==> flow/design.v (excerpt) <==
module datapath (
    part,
    clock,
    value,
    positive,
    reset,
    counter,
    result
);
Settings: LEC_CHECK=0, CAP_MARGIN=20, CORE_MARGIN=2, CORE_UTILIZATION=40, CTS_CLUSTER_DIAMETER=183, CTS_CLUSTER_SIZE=100, GPL_ROUTABILITY_DRIVEN=0, GPL_TIMING_DRIVEN=0, HOLD_SLACK_MARGIN=0.26, SLEW_MARGIN=20, TNS_END_PERCENT=10; clock period 42.0 ns.
run.sh (not shown) runs the stock make flow with config.mk's settings and CLKGATE_MAP_FILE=.
The starting point went through all stages and came out clean.
Next try:
CORE_MARGIN = 8   (was 2)
CORE_UTILIZATION = 59   (was 40)
CTS_CLUSTER_DIAMETER = 193   (was 183)
CTS_CLUSTER_SIZE = 99   (was 100)
GPL_ROUTABILITY_DRIVEN = default   (was 0)
GPL_TIMING_DRIVEN = default   (was 0)
HOLD_SLACK_MARGIN = default   (was 0.26)
TNS_END_PERCENT = 40   (was 10)
The new run went through all stages and came out clean.
Core utilization rises by 20 points.
Maximum frequency rises by 0.31%.
Final area falls by 0.93%.
Die size falls by 23%.
Via count barely changes.
Sequential share of layout area stays flat.
Synthesized cell count is unchanged.
Worst hold slack loses 0.029 ns.
Wire length rises by 3.9%.
Flip-flop count stays the same.
Next try:
ABC_AREA = 1   (was default)
CAP_MARGIN = 0   (was 20)
CELL_PAD_IN_SITES_GLOBAL_PLACEMENT = 1   (was default)
CORE_ASPECT_RATIO = 1.24   (was default)
CORE_MARGIN = 6   (was 8)
CORE_UTILIZATION = 40   (was 59)
CTS_CLUSTER_DIAMETER = default   (was 193)
CTS_CLUSTER_SIZE = default   (was 99)
GPL_TIMING_DRIVEN = 0   (was default)
HOLD_SLACK_MARGIN = 0.25   (was default)
MAX_ROUTING_LAYER = met4   (was default)
MIN_ROUTING_LAYER = met2   (was default)
PLACE_DENSITY_LB_ADDON = 0.14   (was default)
TNS_END_PERCENT = 15   (was 40)
What happened: Now the flow finished with design-rule violations left. Non-clock buffer count drops by 39. Cell area rises by about 3.5%. Global-route usage rose by 5.8 points. Synthesized cell count came out higher by 17%. Area after synthesis went up by 4.9%. Worst setup slack gains 1.1 ns. Final cell count rises by 20%. Sequential share of layout area barely changes. Maximum frequency is higher by about 3%. Register-to-register slack is better by 1.9 ns. Clock-buffer cell count stays the same.
Next try:
ABC_AREA = 0   (was 1)
HOLD_SLACK_MARGIN = default   (was 0.25)
MAX_ROUTING_LAYER = met5   (was met4)
Result:
- With this change the flow ran to the end with no violations
- routed wire length is lower by a little under a tenth
- global-route usage drops by 2.6 points
- count of clock-buffer cells in the layout shrinks by 1
- via count went down by roughly a tenth
- setup slack loses 1.5 ns
Next try:
ABC_AREA = 1   (was 0)
CORE_ASPECT_RATIO = default   (was 1.24)
GPL_TIMING_DRIVEN = default   (was 0)
HOLD_SLACK_MARGIN = -0.03   (was default)
MAX_ROUTING_LAYER = default   (was met5)
MIN_ROUTING_LAYER = default   (was met2)
PLACE_DENSITY_LB_ADDON = default   (was 0.14)
TNS_END_PERCENT = default   (was 15)
Die area rose by 4.6%.
Non-clock buffer count came out lower by 43.
Wire length goes up by 2.9%.
Final area went up by 1.8%.
Core utilization fell by 1.8 points.
Worst hold slack improves by 0.030 ns.
Clock skew hardly moves.

---

The RTL this note starts from:
==> flow/design.v <==
module datapath (
    part,
    clock,
    value,
    positive,
    reset,
    counter,
    result
);
    input part;
    input clock;
    input [15:0] value;
    input positive;
    input reset;
    output [15:0] counter;
    output [15:0] result;
    wire [15:0] _65 = 16'b0000000000000000;
    wire [15:0] _64 = 16'b0000000000000000;
    wire _102;
    wire _100;
    wire _101;
    wire _103;
    wire [15:0] _104;
    wire _96;
    wire _92;
    wire _93;
    wire _90;
    wire _91;
    wire _94;
    wire _95;
    wire _97;
    wire [15:0] _98;
    wire _86;
    wire _84;
    wire _81;
    wire _82;
    wire _79;
    wire _80;
    wire _83;
    wire _85;
    wire _87;
    wire [15:0] _88;
    wire [41:0] _73 = 42'b000000000000000000000010100011110101110001;
    wire [25:0] _71 = 26'b00000000000000000000000000;
    wire [41:0] _72;
    wire [83:0] _74;
    wire [57:0] _75;
    wire [25:0] _70 = 26'b00000000000000000000000000;
    wire [83:0] _76;
    wire [15:0] _77;
    wire [15:0] _78;
    wire [15:0] _89;
    wire [15:0] _99;
    wire [15:0] _105;
    wire [15:0] _67 = 16'b0000000000000001;
    wire [15:0] _68;
    wire [15:0] _62 = 16'b0000000000000000;
    wire [15:0] _58 = 16'b0000000001100100;
    wire [41:0] _53 = 42'b000000000000000000000010100011110101110001;
    wire [25:0] _51 = 26'b00000000000000000000000000;
    wire [41:0] _52;
    wire [83:0] _54;
    wire [57:0] _55;
    wire [25:0] _50 = 26'b00000000000000000000000000;
    wire [83:0] _56;
    wire [15:0] _57;
    wire [31:0] _59;
    wire [15:0] _60;
    wire [15:0] _48 = 16'b0000000000110010;
    wire [15:0] _44 = 16'b0000000001100100;
    wire [41:0] _39 = 42'b000000000000000000000010100011110101110001;
    wire [25:0] _37 = 26'b00000000000000000000000000;
    wire [41:0] _38;
    wire [83:0] _40;
    wire [57:0] _41;
    wire [25:0] _36 = 26'b00000000000000000000000000;
    wire [83:0] _42;
    wire [15:0] _43;
    wire [31:0] _45;
    wire [15:0] _46;
    wire [15:0] _34;
    wire [15:0] _29 = 16'b0000000001100100;
    wire [41:0] _24 = 42'b000000000000000000000010100011110101110001;
    wire [25:0] _22 = 26'b00000000000000000000000000;
    wire [41:0] _23;
    wire [83:0] _25;
    wire [57:0] _26;
    wire [25:0] _21 = 26'b00000000000000000000000000;
    wire [83:0] _27;
    wire [15:0] _28;
    wire [31:0] _30;
    wire [15:0] _31;
    wire [15:0] _32;
    wire [15:0] _19 = 16'b0000000001100100;
    wire [15:0] _20;
    wire [15:0] _33;
    wire [15:0] _35;
    wire [15:0] _47;
    wire [15:0] _49;
    wire [15:0] _61;
    wire _63;
    wire [15:0] _69;
    wire _2;
    wire [15:0] _106;
    wire [15:0] _107;
    wire [15:0] _3;
    reg [15:0] _66;
    wire vdd = 1'b1;
    wire [15:0] _16 = 16'b0000000000000000;
    wire [15:0] _15 = 16'b0000000000000000;
    wire _6;
    wire [15:0] _137 = 16'b0000000000110010;
    wire [15:0] _133 = 16'b0000000001100100;
    wire [41:0] _128 = 42'b000000000000000000000010100011110101110001;
    wire [25:0] _126 = 26'b00000000000000000000000000;
    wire [41:0] _127;
    wire [83:0] _129;
    wire [57:0] _130;
    wire [25:0] _125 = 26'b00000000000000000000000000;
    wire [83:0] _131;
    wire [15:0] _132;
    wire [31:0] _134;
    wire [15:0] _135;
    wire [15:0] _123;
    wire [15:0] _118 = 16'b0000000001100100;
    wire [41:0] _113 = 42'b000000000000000000000010100011110101110001;
    wire [25:0] _111 = 26'b00000000000000000000000000;
    wire [41:0] _112;
    wire [83:0] _114;
    wire [57:0] _115;
    wire [25:0] _110 = 26'b00000000000000000000000000;
    wire [83:0] _116;
    wire [15:0] _117;
    wire [31:0] _119;
    wire [15:0] _120;
    wire [15:0] _8;
    wire [15:0] _121;
    wire [15:0] _108 = 16'b0000000001100100;
    wire [15:0] _109;
    wire [15:0] _122;
    wire _10;
    wire [15:0] _124;
    wire [15:0] _136;
    wire _12;
    wire [15:0] _138;
    wire [15:0] _13;
    reg [15:0] _18;
    assign _102 = _49 == _62;
    assign _100 = _18 == _62;
    assign _101 = ~ _100;
    assign _103 = _101 & _102;
    assign _104 = _103 ? _67 : _62;
    assign _96 = _49 < _18;
    assign _92 = _49 == _62;
    assign _93 = ~ _92;
    assign _90 = _18 == _62;
    assign _91 = ~ _90;
    assign _94 = _91 & _93;
    assign _95 = _94 & _10;
    assign _97 = _95 & _96;
    assign _98 = _97 ? _67 : _62;
    assign _86 = _18 < _49;
    assign _84 = ~ _10;
    assign _81 = _49 == _62;
    assign _82 = ~ _81;
    assign _79 = _18 == _62;
    assign _80 = ~ _79;
    assign _83 = _80 & _82;
    assign _85 = _83 & _84;
    assign _87 = _85 & _86;
    assign _88 = _87 ? _67 : _62;
    assign _72 = { _71, _8 };
    assign _74 = _72 * _73;
    assign _75 = _74[83:26];
    assign _76 = { _70, _75 };
    assign _77 = _76[15:0];
    assign _78 = _66 + _77;
    assign _89 = _78 + _88;
    assign _99 = _89 + _98;
    assign _105 = _99 + _104;
    assign _68 = _66 + _67;
    assign _52 = { _51, _49 };
    assign _54 = _52 * _53;
    assign _55 = _54[83:26];
    assign _56 = { _50, _55 };
    assign _57 = _56[15:0];
    assign _59 = _57 * _58;
    assign _60 = _59[15:0];
    assign _38 = { _37, _35 };
    assign _40 = _38 * _39;
    assign _41 = _40[83:26];
    assign _42 = { _36, _41 };
    assign _43 = _42[15:0];
    assign _45 = _43 * _44;
    assign _46 = _45[15:0];
    assign _34 = _18 + _32;
    assign _23 = { _22, _8 };
    assign _25 = _23 * _24;
    assign _26 = _25[83:26];
    assign _27 = { _21, _26 };
    assign _28 = _27[15:0];
    assign _30 = _28 * _29;
    assign _31 = _30[15:0];
    assign _32 = _8 - _31;
    assign _20 = _18 + _19;
    assign _33 = _20 - _32;
    assign _35 = _10 ? _34 : _33;
    assign _47 = _35 - _46;
    assign _49 = _12 ? _48 : _47;
    assign _61 = _49 - _60;
    assign _63 = _61 == _62;
    assign _69 = _63 ? _68 : _66;
    assign _2 = part;
    assign _106 = _2 ? _105 : _69;
    assign _107 = _12 ? _62 : _106;
    assign _3 = _107;
    always @(posedge _6) begin
        _66 <= _3;
    end
    assign _6 = clock;
    assign _127 = { _126, _124 };
    assign _129 = _127 * _128;
    assign _130 = _129[83:26];
    assign _131 = { _125, _130 };
    assign _132 = _131[15:0];
    assign _134 = _132 * _133;
    assign _135 = _134[15:0];
    assign _123 = _18 + _121;
    assign _112 = { _111, _8 };
    assign _114 = _112 * _113;
    assign _115 = _114[83:26];
    assign _116 = { _110, _115 };
    assign _117 = _116[15:0];
    assign _119 = _117 * _118;
    assign _120 = _119[15:0];
    assign _8 = value;
    assign _121 = _8 - _120;
    assign _109 = _18 + _108;
    assign _122 = _109 - _121;
    assign _10 = positive;
    assign _124 = _10 ? _123 : _122;
    assign _136 = _124 - _135;
    assign _12 = reset;
    assign _138 = _12 ? _137 : _136;
    assign _13 = _138;
    always @(posedge _6) begin
        _18 <= _13;
    end
    assign counter = _18;
    assign result = _66;
endmodule
make LEC_CHECK=0 ABC_AREA=1 CAP_MARGIN=20 CELL_PAD_IN_SITES_DETAIL_PLACEMENT=1 CORE_ASPECT_RATIO=1.26 CORE_MARGIN=7 CORE_UTILIZATION=29 CTS_CLUSTER_DIAMETER=55 HOLD_SLACK_MARGIN=0.3 MAX_ROUTING_LAYER=met4 SETUP_SLACK_MARGIN=5.0 SLEW_MARGIN=30 TNS_END_PERCENT=95 finish   # period 41.2 ns
The first run ran to the end with no violations.
Change:
- ABC_AREA: 1 -> unset
- CELL_PAD_IN_SITES_DETAIL_PLACEMENT: 1 -> unset
- CORE_ASPECT_RATIO: 1.26 -> unset
- CORE_MARGIN: 7 -> 2
- CORE_UTILIZATION: 29 -> 40
- CTS_CLUSTER_DIAMETER: 55 -> unset
- HOLD_SLACK_MARGIN: 0.3 -> unset
- MAX_ROUTING_LAYER: met4 -> unset
- SETUP_SLACK_MARGIN: 5.0 -> unset
- SLEW_MARGIN: 30 -> 20
- TNS_END_PERCENT: 95 -> unset
- clock period: 41.2 -> 35.4 ns (I/O delays scaled with it)
With this change the flow finished with negative setup slack left; worst setup slack degrades by 6.5 ns; non-clock buffer count rose by 460; sequential share of layout area fell by 0.17 points; global-route usage rose by 6.3 points; first-iteration DRC count rose by 4.4%; utilization rose by 19 points.
Change:
- GPL_ROUTABILITY_DRIVEN: unset -> 0
- GPL_TIMING_DRIVEN: unset -> 0
- TNS_END_PERCENT: unset -> 10
- clock period: 35.4 -> 42.0 ns (I/O delays scaled with it)
After rerunning: Now the flow ran to the end with no violations. Clock-buffer cell count went down by 1. Final cell count went down by 13%. Via count went down by 9.5%. Global-route usage went down by 3.0 points. Utilization went down by 8.3 points. First-iteration DRC count went up by 13%. Routed wire length went down by 14%. Setup slack gains 2.7 ns.
Change:
- CTS_CLUSTER_DIAMETER: unset -> 392
- CTS_CLUSTER_SIZE: unset -> 100
- GPL_ROUTABILITY_DRIVEN: 0 -> unset
- GPL_TIMING_DRIVEN: 0 -> unset
- TNS_END_PERCENT: 10 -> 15
- critical path depth fell by 4
- design area went down by 0.37%
- flip-flop count is unchanged
- worst hold slack barely changes
- global-route usage increases by 1.1 points
- routed wire length goes up by 5.9%
- sequential share of layout area stays flat
